== north ==
Design apollo_top, start of the top module:
module apollo_top(
	input clk,
   input rst_n,
	input rs232_rx,	 
	output rs232_tx,	 
	input[7:0] in_ad_data,
	output out_ad_clk,
	output Sftclk,
	output Lchclk,
	output SDout,
	output test1,
	output test2
    );
wire[7:0] tx_in;
wire tx_write;
wire[7:0] rx_out;
wire rx_over;
my_uart	uart(	.clk(clk),
					.rst_n(rst_n),
					.rs232_rx(rs232_rx),
					.rs232_tx(rs232_tx),
					.tx_in(tx_in),
					.tx_write(tx_write),
					.rx_out(rx_out),
					.rx_over(rx_over)
					);
wire[7:0] recv_in;
wire recv_write;
wire recv_en;
wire recv_rst;
wire [7:0] scode;
wire scode_rdy;
wire [7:0] level;
controller controller(	.clk(clk),
								.rst_n(rst_n),
								.rx_out(rx_out),
								.rx_over(rx_over),
								.recv_in(recv_in),
								.recv_write(recv_write),
								.tx_in(tx_in),
								.tx_write(tx_write),
								.recv_ce(recv_en),
								.recv_rst(recv_rst),
								.scode(scode),
								.scode_rdy(scode_rdy),
								.level(level)
								);
segment_driver segment(	.clk(clk),
								.rst_n(rst_n),
								.bin({2'b00, scode}),
								.refresh(scode_rdy),
								.Sftclk(Sftclk),
								.Lchclk(Lchclk),
								.SDout(SDout));
wire[7:0] ad_data_in;
wire ad_data_rdy;
wire recv_rst_n = rst_n & recv_rst;
ad_driver ad_driver(	.clk(clk),
							.ce(recv_en),
							.rst_n(recv_rst_n),
							.din(in_ad_data),
							.clk_out(out_ad_clk),
							.dout(ad_data_in),
							.ready(ad_data_rdy));
receiver receiver(	.clk(clk),
							.ce(recv_en),
							.rst_n(recv_rst_n),
							.level(level),
							.din(ad_data_in),
							.den(ad_data_rdy),
							.dout(recv_in),
							.drdy(recv_write),
							.test1(test1),
							.test2(test2));
endmodule
Size: ~4400 cells after synthesis, ~1400 flip-flops, roughly 57000 sq um of cells after synthesis.
Settings: LEC_CHECK=0, CAP_MARGIN=35, CORE_MARGIN=2, CORE_UTILIZATION=72, CTS_CLUSTER_DIAMETER=26, CTS_CLUSTER_SIZE=51, PLACE_DENSITY_LB_ADDON=0.0, SETUP_SLACK_MARGIN=1.31, SLEW_MARGIN=20; clock period 4.41 ns.
run.sh (not shown) runs the stock make flow with config.mk's settings and CLKGATE_MAP_FILE=.
north: flow completed, timing, DRC and antenna clean
#### Input delta (south over north)
# north
export LEC_CHECK = 0
export CAP_MARGIN = 35
export CORE_MARGIN = 2
export CORE_UTILIZATION = 72
export CTS_CLUSTER_DIAMETER = 26
export CTS_CLUSTER_SIZE = 51
export PLACE_DENSITY_LB_ADDON = 0.0
export SETUP_SLACK_MARGIN = 1.31
export SLEW_MARGIN = 20
create_clock -name core_clock -period 4.41 [get_ports {clk}]
# south
export LEC_CHECK = 0
export CAP_MARGIN = 20
export CORE_MARGIN = 2
export CORE_UTILIZATION = 68
export SLEW_MARGIN = 20
create_clock -name core_clock -period 7.86 [get_ports {clk}]
Results
south against north: maximum net fanout on the critical path rose by 1; maximum root-to-sink buffer count went down; post-CTS clock slew at the launch and capture registers of the worst setup and hold paths went up. Measured against south, the routed wire length of north comes out at 1.3 times the reference value. Between north and south, the clock network area share is higher for north. Comparing north and south, the higher die extent in y was measured on south. Comparing the two runs side by side, south comes out ahead of north on register-to-register setup slack.
Relative to south, the following input files were edited for east:
# south
export LEC_CHECK = 0
export CAP_MARGIN = 20
export CORE_MARGIN = 2
export CORE_UTILIZATION = 68
export SLEW_MARGIN = 20
create_clock -name core_clock -period 7.86 [get_ports {clk}]
# east
export LEC_CHECK = 0
export CAP_MARGIN = 20
export CORE_MARGIN = 2
export CORE_UTILIZATION = 72
export CTS_CLUSTER_SIZE = 32
export HOLD_SLACK_MARGIN = -0.09
export SLEW_MARGIN = 20
create_clock -name core_clock -period 17.0 [get_ports {clk}]
--- outcome ---
| floorplan row count | higher: south |. ~same area after detailed placement in east and south. There was hardly any difference in met3 routing resource usage after global routing between east and south. The clock latency on the worst-skew pair on east is in line with that on south. Total met3 wirelength after detailed routing grows by a few percent when moving from south to east. south → east: via count now larger; final worst slack up 7.26 ns; global-route wire length before repair picked up an extra about 3%. south has a lower total detailed-routing wirelength than east.
The following lists how west was set up differently from east:
# east
export LEC_CHECK = 0
export CAP_MARGIN = 20
export CORE_MARGIN = 2
export CORE_UTILIZATION = 72
export CTS_CLUSTER_SIZE = 32
export HOLD_SLACK_MARGIN = -0.09
export SLEW_MARGIN = 20
create_clock -name core_clock -period 17.0 [get_ports {clk}]
# west
export LEC_CHECK = 0
export CAP_MARGIN = 20
export CORE_MARGIN = 2
export CORE_UTILIZATION = 72
export SETUP_SLACK_MARGIN = 2.64
export SLEW_MARGIN = 20
create_clock -name core_clock -period 9.23 [get_ports {clk}]
## What came out
On global-route wire length before repair: west sits below east. On cell count, east and west are basically level. For switching power total, dividing the value from east by the value from west gives 0.56. east and west ended up with nearly the same core utilization. west went all the way through the flow, and no timing, DRC or antenna check failed. Per the comparison of west with east, insertion delay to the later sink of the worst-skew pair essentially unchanged, sequential share of layout area essentially unchanged, layout overhead on the synthesized area essentially unchanged, clock share of power increased 0.2 points.
Input changes introduced in middle (baseline for comparison: west):
# west
export LEC_CHECK = 0
export CAP_MARGIN = 20
export CORE_MARGIN = 2
export CORE_UTILIZATION = 72
export SETUP_SLACK_MARGIN = 2.64
export SLEW_MARGIN = 20
create_clock -name core_clock -period 9.23 [get_ports {clk}]
# middle
export LEC_CHECK = 0
export CAP_MARGIN = 20
export CORE_MARGIN = 2
export CORE_UTILIZATION = 67
export PLACE_DENSITY = 0.6
export SLEW_MARGIN = 20
create_clock -name core_clock -period 7.88 [get_ports {clk}]
### Flow results
Of west and middle, the run reporting the higher tally of filler cells in the layout was middle. As far as and-or/or-and share of the synthesized area goes, west and middle are indistinguishable; the numbers are identical. middle vs west, highest-delay cell along the critical path: sky130_fd_sc_hd__dfstp_2 vs sky130_fd_sc_hd__clkdlybuf4s50_1. Reported for west and middle, number of placed I/O pins turned out identical to the last digit. Between west and middle, the flow reports first-iteration DRC count decreasing slightly. met4 as the top routing layer in use was reported by west, and met5 by middle. The run showing the greater power is middle. middle ended up with more standard cells than west.
Power is estimated from default activity; no workload was simulated.
